Setup of run 1:
## sd_card_top
module sd_card_top
#(
	parameter  SPI_LOW_SPEED_DIV = 248,          
	parameter  SPI_HIGH_SPEED_DIV = 0            
)
(
	input            clk,
	input            rst,
	output           SD_nCS,                     
	output           SD_DCLK,                    
	output           SD_MOSI,                    
	input            SD_MISO,                    
	output           sd_init_done,               
	input            sd_sec_read,                
	input[31:0]      sd_sec_read_addr,           
	output[7:0]      sd_sec_read_data,           
	output           sd_sec_read_data_valid,     
	output           sd_sec_read_end,            
	input            sd_sec_write,               
	input[31:0]      sd_sec_write_addr,          
	input[7:0]       sd_sec_write_data,          
	output           sd_sec_write_data_req,      
	output           sd_sec_write_end            
);
Size: about 200 flip-flops, ~93 I/O pins, about 9700 um^2 of cells after synthesis.
Settings: LEC_CHECK=0, ABC_AREA=0, CAP_MARGIN=20, CORE_MARGIN=2, CORE_UTILIZATION=72, CTS_CLUSTER_DIAMETER=356, CTS_CLUSTER_SIZE=32, PLACE_DENSITY_LB_ADDON=0.04, SETUP_SLACK_MARGIN=0.62, SLEW_MARGIN=20; clock period 2.09 ns.
run.sh (not shown) runs the stock make flow with config.mk's settings and CLKGATE_MAP_FILE=.
Run 1 did not finish; the tool stopped in 4_1_cts with error DPL-0038.
diff inputs: run 1 => run 2
- CTS_CLUSTER_DIAMETER: 356 -> unset
- CORE_UTILIZATION: 72 -> 66
- CTS_CLUSTER_SIZE: 32 -> 15
- PLACE_DENSITY_LB_ADDON: 0.04 -> unset
- ABC_AREA: 0 -> unset
- SETUP_SLACK_MARGIN: 0.62 -> unset
- the clock period (ns, I/O delays scaled along): 2.09 -> 2.24
==> comparison <==
To summarise run 2: no stage aborted, but the layout did not pass its checks, failing on setup timing.
[compare] base=run 1 new=run 2: post-synthesis sequential element count held; fraction of the core area occupied by cells at floorplan went down by 6.3 points; chip width grew by about 4.3%.
diff inputs: run 2 => run 3
- CORE_UTILIZATION: 66 -> 72
- CTS_CLUSTER_DIAMETER: unset -> 205
- ABC_AREA: unset -> 0
- SETUP_SLACK_MARGIN: unset -> 0.45
==> results <==
- Reported for run 2 and run 3, synthesized netlist cell count turned out identical to the last digit.
- Changes observed in run 3 relative to run 2: share of synthesized cell area in and-or and or-and compound cells did not really move; die outline width dropped about 4%.
- Run status, run 3: aborted in 5_1_grt, error DPL-0038
The following lists how run 4 was set up differently from run 3:
- CORE_UTILIZATION now 70, was 72
- SETUP_SLACK_MARGIN now 0.3, was 0.45
## What came out
Run 4 finished all stages; layout check result: FAIL, due to setup timing.
Diff run 3..run 4 | depth of the CTS H-tree | unchanged
Run 4 -> run 3: area fraction in full adders, half adders and majority gates delta 0, exact match
Between run 3 and run 4, the flow reports final weighted congestion of routability-driven global placement increasing by a few percent.
Final HPWL from detailed placement came out lower on run 4 than on run 3.
Run 4 vs. run 3: core area grew by 1.2%; area figure in the yosys stat output held steady; starting utilization of the core area shrank by 0.87 points; post-cts resize count shrank by 74%; placement row count held steady.
Run 4 does worse than run 3 on die area.
Run 4 vs run 3: width of the die up slightly

========
== the previous run ==
sd_card_top again, from the RTL that the note above started with.
clock: 6.2 ns
lec_check: 0
abc_area: 0
cap_margin: 5
cell_pad_in_sites_global_placement: 0
core_aspect_ratio: 1.35
core_margin: 2
core_utilization: 72
cts_cluster_size: 14
place_density: 0.68
setup_slack_margin: 0.48
slew_margin: 30
tns_end_percent: 25
In summary, the previous run completed successfully, with a layout that passed the timing, design-rule and antenna checks.
The inputs of the current run differ from those of the previous run as listed below.
Settings: TNS_END_PERCENT now 95, was 25; CAP_MARGIN now 20, was 5; CELL_PAD_IN_SITES_GLOBAL_PLACEMENT now 1, was 0; PLACE_DENSITY no longer set, was 0.68; CORE_UTILIZATION now 61, was 72; SETUP_SLACK_MARGIN now -0.19, was 0.48; the clock period (ns, I/O delays scaled along) now 1.99, was 6.2.
Findings:
Ran to the end and failed final checks on setup timing: the current run.
The current run ends up with a vias after detailed routing that is 2.6% higher than in the previous run.
Going from the previous run to the current run, horizontal die dimension rose by about 8%, total number of tap cells grew by about 8%, first-iteration DRC count moved down.

========
sd_card_top again, from the RTL that the note above started with.
Design sd_card_top, start of the top module:
module sd_card_top
#(
	parameter  SPI_LOW_SPEED_DIV = 248,          
	parameter  SPI_HIGH_SPEED_DIV = 0            
)
(
	input            clk,
	input            rst,
	output           SD_nCS,                     
	output           SD_DCLK,                    
	output           SD_MOSI,                    
	input            SD_MISO,                    
	output           sd_init_done,               
	input            sd_sec_read,                
	input[31:0]      sd_sec_read_addr,           
	output[7:0]      sd_sec_read_data,           
	output           sd_sec_read_data_valid,     
	output           sd_sec_read_end,            
	input            sd_sec_write,               
	input[31:0]      sd_sec_write_addr,          
	input[7:0]       sd_sec_write_data,          
	output           sd_sec_write_data_req,      
	output           sd_sec_write_end            
);
export LEC_CHECK = 0
export CAP_MARGIN = 0
export CORE_MARGIN = 2
export CORE_UTILIZATION = 72
export CTS_CLUSTER_DIAMETER = 25
export CTS_CLUSTER_SIZE = 30
export PLACE_DENSITY_LB_ADDON = 0.28
export SETUP_SLACK_MARGIN = 0.48
export SLEW_MARGIN = 20
create_clock -name core_clock -period 4.77 [get_ports {clk}]
The baseline finished clean.
Next try:
Settings changed: CAP_MARGIN 0 to 20, CORE_UTILIZATION 72 to 40, CTS_CLUSTER_DIAMETER 25 to default, CTS_CLUSTER_SIZE 30 to default, PLACE_DENSITY_LB_ADDON 0.28 to default, SETUP_SLACK_MARGIN 0.48 to 0.38.
Clock period 4.77 ns to 3.58 ns, I/O delays scaled along.
Effect:
- clock power shrinks by about 17%
- maximum frequency climbs by 23%
- routed wire length drops by about 26%
- design area decreases by 3.6%
- first-iteration DRC count goes down by about 60%
- global-route usage went down by 26 points
- power is higher by 0.68%
- worst hold slack is worse by 0.037 ns
- setup slack got worse by 0.51 ns
Next try:
Settings changed: SETUP_SLACK_MARGIN 0.38 to default.
Clock period 3.58 ns to 5.0 ns, I/O delays scaled along.
After rerunning: Synthesized cell count stays the same; core utilization fell by 0.81 points; die size is unchanged; via count barely changes.
Next try:
Settings changed: CORE_UTILIZATION 40 to 70, SETUP_SLACK_MARGIN from default to -0.21.
Clock period 5.0 ns to 2.14 ns, I/O delays scaled along.
This time the run finished with setup timing left.
Total power rises by 120%.
Routed wire length rises by 28%.
Hold slack is worse by 0.092 ns.
Combinational power rises by 140%.
Sequential power rises by 130%.
Area after synthesis does not change.
Next try:
Settings changed: CORE_UTILIZATION 70 to 60, CTS_CLUSTER_SIZE from default to 95, SETUP_SLACK_MARGIN -0.21 to default.
Clock period 2.14 ns to 4.08 ns, I/O delays scaled along.
=> Now the flow finished clean; worst setup slack gains 1.1 ns; worst hold slack improves by 0.090 ns; via count drops by 14%; power went down by about 47%.

========
JK:
Starting RTL as in the previous note.
## sd_card_top
module sd_card_top
#(
	parameter  SPI_LOW_SPEED_DIV = 248,          
	parameter  SPI_HIGH_SPEED_DIV = 0            
)
(
	input            clk,
	input            rst,
	output           SD_nCS,                     
	output           SD_DCLK,                    
	output           SD_MOSI,                    
	input            SD_MISO,                    
	output           sd_init_done,               
	input            sd_sec_read,                
	input[31:0]      sd_sec_read_addr,           
	output[7:0]      sd_sec_read_data,           
	output           sd_sec_read_data_valid,     
	output           sd_sec_read_end,            
	input            sd_sec_write,               
	input[31:0]      sd_sec_write_addr,          
	input[7:0]       sd_sec_write_data,          
	output           sd_sec_write_data_req,      
	output           sd_sec_write_end            
);
clock: 3.35 ns
lec_check: 0
abc_area: 1
cap_margin: 30
cell_pad_in_sites_detail_placement: 1
core_margin: 9
core_utilization: 40
cts_cluster_size: 23
gpl_timing_driven: 0
setup_slack_margin: 0.77
slew_margin: 20
tns_end_percent: 55
Input-level comparison between MS and JK:
Settings: changing CAP_MARGIN from 30 to 20; removing SETUP_SLACK_MARGIN (formerly 0.77); removing GPL_TIMING_DRIVEN (formerly 0); removing CELL_PAD_IN_SITES_DETAIL_PLACEMENT (formerly 1); changing CORE_MARGIN from 9 to 2; removing CTS_CLUSTER_SIZE (formerly 23); removing ABC_AREA (formerly 1); removing TNS_END_PERCENT (formerly 55); changing CORE_UTILIZATION from 40 to 16; changing the clock period (ns, I/O delays scaled along) from 3.35 to 5.65.
==> results <==
MS vs JK — routed wire length dropped by a little under 10%. MS vs JK: total cells reported by yosys after synthesis down by more than 10%. Comparing fraction of the cycle the final worst path needs for MS and JK, the smaller number came from MS. JK vs MS, launching instance or port of the critical path: sd_card_cmd_m0.state[6] vs sd_card_cmd_m0.byte_cnt[1]. MS vs JK: worst setup slack up.
Relative to MS, the following input files were edited for AL:
Settings: CORE_UTILIZATION changed from 16 to 40; the clock period (ns, I/O delays scaled along) changed from 5.65 to 3.79.
--- outcome ---
Going from MS to AL, global-route usage over all layers grows by 10 points. From MS to AL the numbers moved as follows: overall chip area lost 59%, wire length on met3 rose about 17%, largest net degree at the start of global routing decreased 15, clock power higher, hold slack barely changed. | non-clock buffer count in the final layout | higher: AL |. AL against MS: DRC violations left held steady; count of placed standard cells in the final layout, fillers left out shrank by 24%; total design power grew by about 44%.
What TR does differently from AL at the input level:
Settings: the clock period (ns, I/O delays scaled along) changed from 3.79 to 3.58.
==> results <==
Taking AL as the reference, in TR worst setup slack after placement shrank by 0.18 ns; average via count per standard cell has decreased. Worst slew slack as a fraction of its limit on TR is down relative to AL. The total track usage of TR and that of AL are within noise of each other. Side by side, combinational power share turned out lower in TR than in AL. | area of combinational cells with multiple inputs | AL vs TR | ≈ equal |. A critical path capture point of sd_card_cmd_m0.byte_cnt[15] is what AL shows, while sd_card_cmd_m0.byte_cnt[3] belongs to TR. Going from AL to TR, non-clock buffer count grew by a few percent. Measured against each other, AL and TR differ in final critical path time including I/O delays and setup, the higher figure coming from AL. Final instance area: AL and TR compared, lower one is AL.

========
sd_card_top again, from the RTL that the note above started with.
Settings: LEC_CHECK=0, ABC_AREA=0, CAP_MARGIN=5, CELL_PAD_IN_SITES_GLOBAL_PLACEMENT=0, CORE_ASPECT_RATIO=1.35, CORE_MARGIN=2, CORE_UTILIZATION=72, CTS_CLUSTER_SIZE=14, HOLD_SLACK_MARGIN=0.06, PLACE_DENSITY=0.64, SETUP_SLACK_MARGIN=0.48, SLEW_MARGIN=5, TNS_END_PERCENT=25; clock period 6.2 ns.
Next try:
- CAP_MARGIN: 5 -> 20
- CORE_UTILIZATION: 72 -> 69
- HOLD_SLACK_MARGIN: 0.06 -> unset
- PLACE_DENSITY: 0.64 -> unset
- SETUP_SLACK_MARGIN: 0.48 -> -0.19
- SLEW_MARGIN: 5 -> 30
- TNS_END_PERCENT: 25 -> 95
- clock period: 6.2 -> 2.34 ns (I/O delays scaled with it)
Now the flow finished but fails on setup timing.
Die area goes up by 4.2%.
Cell count goes up by 5.0%.
Wire length goes up by 6.3%.
Via count goes up by 3.2%.
Next try:
- CAP_MARGIN: 20 -> 5
- CORE_ASPECT_RATIO: 1.35 -> 0.95
- CORE_UTILIZATION: 69 -> 72
- CTS_CLUSTER_DIAMETER: unset -> 356
- HOLD_SLACK_MARGIN: unset -> -0.09
=>
- The new run reached the layout checks and failed them: setup timing
- non-clock buffer count increases by 6
- sequential cell count is unchanged
- die size decreases by a few percent
- final area decreases slightly
- clock-buffer cell count decreases by 7
- critical path depth increases by 2
- area after synthesis is unchanged
- setup slack is worse by 0.082 ns

========
sd_card_top again, from the RTL that the note above started with.
## sd_card_top
module sd_card_top
#(
	parameter  SPI_LOW_SPEED_DIV = 248,          
	parameter  SPI_HIGH_SPEED_DIV = 0            
)
(
	input            clk,
	input            rst,
	output           SD_nCS,                     
	output           SD_DCLK,                    
	output           SD_MOSI,                    
	input            SD_MISO,                    
	output           sd_init_done,               
	input            sd_sec_read,                
	input[31:0]      sd_sec_read_addr,           
	output[7:0]      sd_sec_read_data,           
	output           sd_sec_read_data_valid,     
	output           sd_sec_read_end,            
	input            sd_sec_write,               
	input[31:0]      sd_sec_write_addr,          
	input[7:0]       sd_sec_write_data,          
	output           sd_sec_write_data_req,      
	output           sd_sec_write_end            
);
make LEC_CHECK=0 ABC_AREA=1 CAP_MARGIN=20 CORE_MARGIN=5 CORE_UTILIZATION=40 GPL_TIMING_DRIVEN=0 SLEW_MARGIN=20 finish   # period 5.0 ns
The starting point produced a clean layout.
Then changed:
==> flow/config.mk (replaced) <==
export PLATFORM = sky130hd
export DESIGN_NAME = sd_card_top
export DESIGN_NICKNAME = sd_card_top
export VERILOG_FILES = /design/flow/design.v
export SDC_FILE = /design/flow/constraint.sdc
export NUM_CORES = 4
export LEC_CHECK = 0
export ABC_AREA = 0
export CAP_MARGIN = 20
export CORE_ASPECT_RATIO = 0.61
export CORE_MARGIN = 6
export CORE_UTILIZATION = 63
export CTS_CLUSTER_SIZE = 25
export GPL_TIMING_DRIVEN = 1
export MAX_ROUTING_LAYER = met4
export SLEW_MARGIN = 10
=> The new run went through all stages and came out clean. Cell area came out lower by 5.3%. Worst setup slack loses 0.72 ns. Global-route usage came out higher by 9.3 points. Power came out lower by 11%. Combinational power came out lower by 56%. Sequential share of layout area came out higher by 2.4 points. Clock power came out lower by about 7%. Flip-flop count stays the same. Synthesized area came out lower by 1.9%. Core utilization came out higher by 28 points. Clock-buffer cell count came out lower by 7.
Then changed:
==> flow/config.mk (replaced) <==
export PLATFORM = sky130hd
export DESIGN_NAME = sd_card_top
export DESIGN_NICKNAME = sd_card_top
export VERILOG_FILES = /design/flow/design.v
export SDC_FILE = /design/flow/constraint.sdc
export NUM_CORES = 4
export LEC_CHECK = 0
export CAP_MARGIN = 20
export CORE_MARGIN = 2
export CORE_UTILIZATION = 64
export SETUP_SLACK_MARGIN = 0.83
export SLEW_MARGIN = 20
==> flow/constraint.sdc (replaced) <==
create_clock -name core_clock -period 3.4 [get_ports {clk}]
set_input_delay 0.6800 -clock core_clock [delete_from_list [all_inputs] [get_ports {clk}]]
set_output_delay 0.6800 -clock core_clock [all_outputs]
set_load 0.01 [all_outputs]
Result:
- The new run produced a clean layout
- clock-buffer cell count grows by 4
- design area came out higher by 2.5%
- worst setup slack degrades by 0.59 ns
- cell count goes up by 0.38%
- fmax rose by 40%
- combinational power is higher by 41%
- via count is about the same
- routed wire length falls by 2.4%
- clock power is higher by 80%
- global-route usage goes up by 3.2 points

========
## wip/onyx
Starting RTL as in the previous note.
clock: 5.45 ns
lec_check: 0
abc_area: 0
cap_margin: 5
cell_pad_in_sites_global_placement: 0
core_aspect_ratio: 0.91
core_margin: 2
core_utilization: 72
cts_cluster_size: 14
hold_slack_margin: 0.06
place_density: 0.64
setup_slack_margin: -0.55
slew_margin: 40
tns_end_percent: 25
Input changes introduced in wip/ember (baseline for comparison: wip/onyx):
Settings: SETUP_SLACK_MARGIN changed from -0.55 to -0.19; HOLD_SLACK_MARGIN removed (was 0.06); CAP_MARGIN changed from 5 to 20; CORE_ASPECT_RATIO changed from 0.91 to 1.35; PLACE_DENSITY changed from 0.64 to 0.35; TNS_END_PERCENT changed from 25 to 95; SLEW_MARGIN changed from 40 to 30; the clock period (ns, I/O delays scaled along) changed from 5.45 to 2.21.
- Every stage of wip/ember finished as expected; the final checks, on the other hand, flagged negative setup slack, which means the layout fails.
- For wip/ember, the worst hold path class was input port to asynchronous set/reset pin, unlike wip/onyx, where it was register to register.
- Wire length of the first global-routing pass ends up higher on wip/ember.
- Fraction of the cycle the final worst path needs (higher): wip/ember
- Looking at startpoint of the worst setup timing path, the sd_card_cmd_m0.byte_cnt[1]$_DFFE_PP0P_ result is from wip/onyx; the sd_card_cmd_m0.state[7]$_DFF_PP0_ one comes from wip/ember.
- Compared to wip/onyx, the routing of wip/ember uses more wire.
The following lists how wip/garnet was set up differently from wip/ember:
Settings: PLACE_DENSITY_LB_ADDON now 0.18, previously not set; PLACE_DENSITY no longer set, was 0.35; CORE_UTILIZATION now 39, was 72; SETUP_SLACK_MARGIN no longer set, was -0.19; CELL_PAD_IN_SITES_GLOBAL_PLACEMENT now 1, was 0; TNS_END_PERCENT now 25, was 95; the clock period (ns, I/O delays scaled along) now 4.28, was 2.21.
==> comparison <==
wip/garnet vs wip/ember: final layout net count down by a few percent
Power share of the clock group delta for wip/garnet relative to wip/ember: 2.4 points higher
| final standard cell area without fillers | wip/garnet vs wip/ember | 3.0% lower |
wip/garnet vs. wip/ember: path length in cells of the critical path climbed 3; power per unit of standard cell area -about 45%; signed area change from the synthesized netlist to the final layout has decreased.
wip/garnet completed end to end with timing, DRC and antenna clean.
## Diff of input files: wip/maple against wip/garnet
Settings: swapping 1 for 0 in CELL_PAD_IN_SITES_GLOBAL_PLACEMENT; clearing PLACE_DENSITY_LB_ADDON, which used to be 0.18; putting SETUP_SLACK_MARGIN at -0.19 where nothing was set; swapping 25 for 95 in TNS_END_PERCENT; swapping 39 for 68 in CORE_UTILIZATION; swapping 4.28 for 2.34 in the clock period (ns, I/O delays scaled along).
==> results <==
- Among wip/garnet and wip/maple, a clean, completed layout was produced by wip/garnet alone.
- Diff wip/garnet and wip/maple: fraction of met2 tracks used by global routing lower in wip/garnet
- wip/maple vs wip/garnet — die area dropped by more than a quarter
- Higher worst slack at placement goes to wip/garnet over wip/maple.
- NOTE: slew of the pin with the lowest slew margin in wip/maple falls short of that of wip/garnet
- NOTE: worst hold slack in wip/maple falls short of that of wip/garnet
- Comparing wip/garnet against wip/maple, there is no change at all in remaining global-route overflow.
- wip/maple vs wip/garnet, clock-cell share of area went down by 0.85 points.
Power is estimated from default activity; no workload was simulated.
